==> inputs of run F <==
==> flow/design.v <==
module CORDIC_COS_SIN #(
    parameter DATA_WIDTH = 16,
    parameter PHASE_WIDTH = 32,
    parameter STAGE = 16
) (
    input clk,
    input rst,
    input en,
    input mode,      
    input signed [DATA_WIDTH-1:0] x0,
    input signed [DATA_WIDTH-1:0] y0,
    input signed [PHASE_WIDTH-1:0] phase,    
    output valid,
    output [DATA_WIDTH:0] cos,
    output [DATA_WIDTH:0] sin
);
parameter K = 32'd39797;     
parameter [PHASE_WIDTH*STAGE-1:0] atan = {32'd128, 32'd256, 32'd448, 32'd896, 32'd1856, 32'd3648, 32'd7360, 32'd14656, 32'd29312,
                                         32'd58688, 32'd117312, 32'd234368, 32'd466944, 32'd919872, 32'd1740992, 32'd2949120};
integer i, j;
wire [1:0] quadrant;
assign quadrant = phase[PHASE_WIDTH-1:PHASE_WIDTH-2];
reg signed [DATA_WIDTH:0] x_pre;
reg signed [DATA_WIDTH:0] y_pre;
reg signed [PHASE_WIDTH-1:0] z_pre;
reg signed [DATA_WIDTH:0] x [0:STAGE-1];
reg signed [DATA_WIDTH:0] y [0:STAGE-1];
reg signed [PHASE_WIDTH-1:0] z [0:STAGE-1];
reg signed [DATA_WIDTH:0] x_shift [0:STAGE-1]; 
reg signed [DATA_WIDTH:0] y_shift [0:STAGE-1];
reg [STAGE-1:0] sign;
always @(*) begin
    for(i=0; i<STAGE; i=i+1)begin
        x_shift[i] = x[i] >>> i;
        y_shift[i] = y[i] >>> i;
        sign[i] = z[i][PHASE_WIDTH-1];
    end
end
wire [DATA_WIDTH:0] x0_pos, x0_neg;
wire [DATA_WIDTH:0] y0_pos, y0_neg;
assign x0_pos = (x0 == 0) ? 0 : {1'b0, x0};
assign x0_neg = (x0 == 0) ? 0 : {1'b1, (~x0)+16'b1};
assign y0_pos = (y0 == 0) ? 0 : {1'b0, y0};
assign y0_neg = (y0 == 0) ? 0 : {1'b1, (~y0)+16'b1};
always @(posedge clk or posedge rst) begin
    if(rst)begin
        x_pre <= 0;
        y_pre <= 0;
        z_pre <= 0;
    end
    else begin
        if(en)begin
            case (quadrant)
                0:begin
                    x_pre <= x0_pos;
                    y_pre <= y0_pos;
                    z_pre <= phase;
                end
                1:begin
                    x_pre <= y0_neg;
                    y_pre <= x0_pos;
                    z_pre <= {2'b00, phase[29:0]};
                end
                2:begin
                    x_pre <= y0_pos;
                    y_pre <= x0_neg;
                    z_pre <= {2'b11, phase[29:0]};
                end
                3:begin
                    x_pre <= x0_pos;
                    y_pre <= y0_pos;
                    z_pre <= phase;
                end
            endcase
        end
        else begin
            x_pre <= 0;
            y_pre <= 0;
            z_pre <= 0;
        end
    end
end
always @(posedge clk or posedge rst) begin
    if(rst)begin
        for(i=0; i<STAGE; i=i+1)begin
            x[i] <= 0;
            y[i] <= 0;
            z[i] <= 0;
        end
    end
    else begin
        x[0] <= x_pre;
        y[0] <= y_pre;
        z[0] <= z_pre;
        for(i=0; i<STAGE-1; i=i+1)begin    
            x[i+1] <= sign[i] ? x[i]+y_shift[i] : x[i]-y_shift[i];
            y[i+1] <= sign[i] ? y[i]-x_shift[i] : y[i]+x_shift[i];
            z[i+1] <= sign[i] ? z[i]+atan[32*(i+1)-1 -: 32] : z[i]-atan[32*(i+1)-1 -: 32];
        end
    end
end
assign cos = x[STAGE-1];
assign sin = y[STAGE-1];
assign valid = en_dly[STAGE];
reg [4:0] cnt;
always @(posedge clk or posedge rst) begin
    if(rst)begin
        cnt <= 0;
    end
    else begin
        if(cnt == 0)begin
            if(en)begin
                cnt <= cnt + 1;
            end
        end
        else begin
            cnt <= (cnt == 16) ? 0 : cnt+1;
        end
    end
end
reg [STAGE:0] en_dly;
always @(posedge clk or posedge rst) begin
    if(rst)begin
        en_dly <= 0;
    end
    else begin
        en_dly[0] <= en;
        for(i=0; i<STAGE; i=i+1)begin
            en_dly[i+1] <= en_dly[i];
        end
    end
end
endmodule
==> flow/run.sh <==
#!/bin/bash
# the make line also repeats each setting of config.mk as NAME=value (left out here)
make -C /OpenROAD-flow-scripts/flow DESIGN_CONFIG=/design/flow/config.mk WORK_HOME=/design/flow/orfs CLKGATE_MAP_FILE= finish
==> flow/config.mk <==
export PLATFORM = sky130hd
export DESIGN_NAME = CORDIC_COS_SIN
export DESIGN_NICKNAME = CORDIC_COS_SIN
export VERILOG_FILES = /design/flow/design.v
export SDC_FILE = /design/flow/constraint.sdc
export NUM_CORES = 4
export LEC_CHECK = 0
export CAP_MARGIN = 20
export CORE_MARGIN = 2
export CORE_UTILIZATION = 72
export HOLD_SLACK_MARGIN = -0.09
export SLEW_MARGIN = 20
==> flow/constraint.sdc <==
create_clock -name core_clock -period 3.04 [get_ports {clk}]
set_input_delay 0.6080 -clock core_clock [delete_from_list [all_inputs] [get_ports {clk}]]
set_output_delay 0.6080 -clock core_clock [all_outputs]
set_load 0.01 [all_outputs]
==> run A: changes against run F <==
- CORE_UTILIZATION: 72 -> 40
- HOLD_SLACK_MARGIN: -0.09 -> not set
==> flow/constraint.sdc (replaced) <==
create_clock -name core_clock -period 4.17 [get_ports {clk}]
set_input_delay 0.8340 -clock core_clock [delete_from_list [all_inputs] [get_ports {clk}]]
set_output_delay 0.8340 -clock core_clock [all_outputs]
set_load 0.01 [all_outputs]
==> run K: changes against run F <==
- CORE_UTILIZATION: 72 -> 68
- HOLD_SLACK_MARGIN: -0.09 -> not set
==> flow/constraint.sdc (replaced) <==
create_clock -name core_clock -period 3.71 [get_ports {clk}]
set_input_delay 0.7420 -clock core_clock [delete_from_list [all_inputs] [get_ports {clk}]]
set_output_delay 0.7420 -clock core_clock [all_outputs]
set_load 0.01 [all_outputs]
==> results <==
Flip-flop count is the same in run A and run K. Run A finished with timing, DRC and antenna clean. Run F stopped in global routing (GRT-0232). Run K produced a clean layout. In run K the via count is higher than in run A, by about 4%. Clock skew: run K is lower than run A (0.0072 ns). Die size, lowest first: run F, run K, run A.

==> wip/juniper: inputs <==
// CORDIC_COS_SIN: RTL as listed in full above, without the edits since
make LEC_CHECK=0 CAP_MARGIN=25 CELL_PAD_IN_SITES_GLOBAL_PLACEMENT=2 CORE_ASPECT_RATIO=1.42 CORE_MARGIN=9 CORE_UTILIZATION=40 SLEW_MARGIN=0 TNS_END_PERCENT=50 finish   # period 2.89 ns
run.sh (not shown) runs the stock make flow with config.mk's settings and CLKGATE_MAP_FILE=.
==> wip/violet: changes against wip/juniper <==
Settings changed: CAP_MARGIN 25 to 20, CELL_PAD_IN_SITES_GLOBAL_PLACEMENT 2 to unset, CORE_ASPECT_RATIO 1.42 to unset, CORE_MARGIN 9 to 2, CORE_UTILIZATION 40 to 29, SLEW_MARGIN 0 to 20, TNS_END_PERCENT 50 to unset.
==> flow/constraint.sdc (replaced) <==
create_clock -name core_clock -period 4.17 [get_ports {clk}]
set_input_delay 0.8340 -clock core_clock [delete_from_list [all_inputs] [get_ports {clk}]]
set_output_delay 0.8340 -clock core_clock [all_outputs]
set_load 0.01 [all_outputs]
==> wip/quartz: changes against wip/juniper <==
Settings changed: CAP_MARGIN 25 to 20, CELL_PAD_IN_SITES_GLOBAL_PLACEMENT 2 to unset, CORE_ASPECT_RATIO 1.42 to unset, CORE_MARGIN 9 to 2, CORE_UTILIZATION 40 to 70, HOLD_SLACK_MARGIN set to -0.09, SLEW_MARGIN 0 to 20, TNS_END_PERCENT 50 to unset.
==> flow/constraint.sdc (replaced) <==
create_clock -name core_clock -period 3.04 [get_ports {clk}]
set_input_delay 0.6080 -clock core_clock [delete_from_list [all_inputs] [get_ports {clk}]]
set_output_delay 0.6080 -clock core_clock [all_outputs]
set_load 0.01 [all_outputs]
==> wip/nickel: changes against wip/juniper <==
Settings changed: ABC_AREA set to 0, CAP_MARGIN 25 to 20, CELL_PAD_IN_SITES_DETAIL_PLACEMENT set to 1, CELL_PAD_IN_SITES_GLOBAL_PLACEMENT 2 to unset, CORE_ASPECT_RATIO 1.42 to 1.04, CORE_MARGIN 9 to 2, CORE_UTILIZATION 40 to 41, CTS_CLUSTER_DIAMETER set to 256, GPL_TIMING_DRIVEN set to 1, MAX_ROUTING_LAYER set to met4, PLACE_DENSITY set to 0.73, SETUP_SLACK_MARGIN set to 0.32, SLEW_MARGIN 0 to 20, TNS_END_PERCENT 50 to unset.
==> flow/constraint.sdc (replaced) <==
create_clock -name core_clock -period 6.92 [get_ports {clk}]
set_input_delay 1.3840 -clock core_clock [delete_from_list [all_inputs] [get_ports {clk}]]
set_output_delay 1.3840 -clock core_clock [all_outputs]
set_load 0.01 [all_outputs]
==> flow_summary.json <==
{
  "grt.total_usage": 0.751,
  "fp_util": 0.704,
  "lastStage": "global routing (5_1_grt)",
  "error": "[ERROR GRT-0232] Routing congestion too high. Check the congestion heatmap in the GUI.",
  "status": "did not finish",
  "fp-row-count": 114,
  "pre_cts_ws_ps": -484,
  "postPlaceCellArea_sq_mm": 0.0783,
  "met3_usage": 0.625,
  "die_w_um": 315
}
That was wip/quartz.
==> flow_summary.json <==
{
  "status": "finished with violations",
  "so.violations": "negative setup slack",
  "fp-row-count": 179,
  "fin_ws_ps": -375,
  "grt_overflow_total": 0,
  "die_w_um": 364,
  "grt.total_usage": 0.210,
  "met3_usage": 0.0194,
  "setup_viol": 105
}
That was wip/juniper.
==> flow_summary.json <==
{
  "postPlaceCellArea_sq_mm": 0.0734,
  "pre_cts_ws_ps": 202,
  "die_w_um": 488,
  "seq_share": 0.319,
  "fp-row-count": 177,
  "ys_top_cells_by_count": "dfrtp_1, ha_1, a21oi_1, xnor2_1, nor2_1",
  "grt.total_usage": 0.125,
  "met3_usage": 0.0177,
  "status": "complete, no violations"
}
That was wip/violet.
==> flow_summary.json <==
{
  "status": "complete, no violations",
  "met3_usage": 0.0319,
  "postPlaceCellArea_sq_mm": 0.0715,
  "fp-row-count": 152,
  "die_w_um": 403,
  "pre_cts_ws_ps": 1960
}
That was wip/nickel.
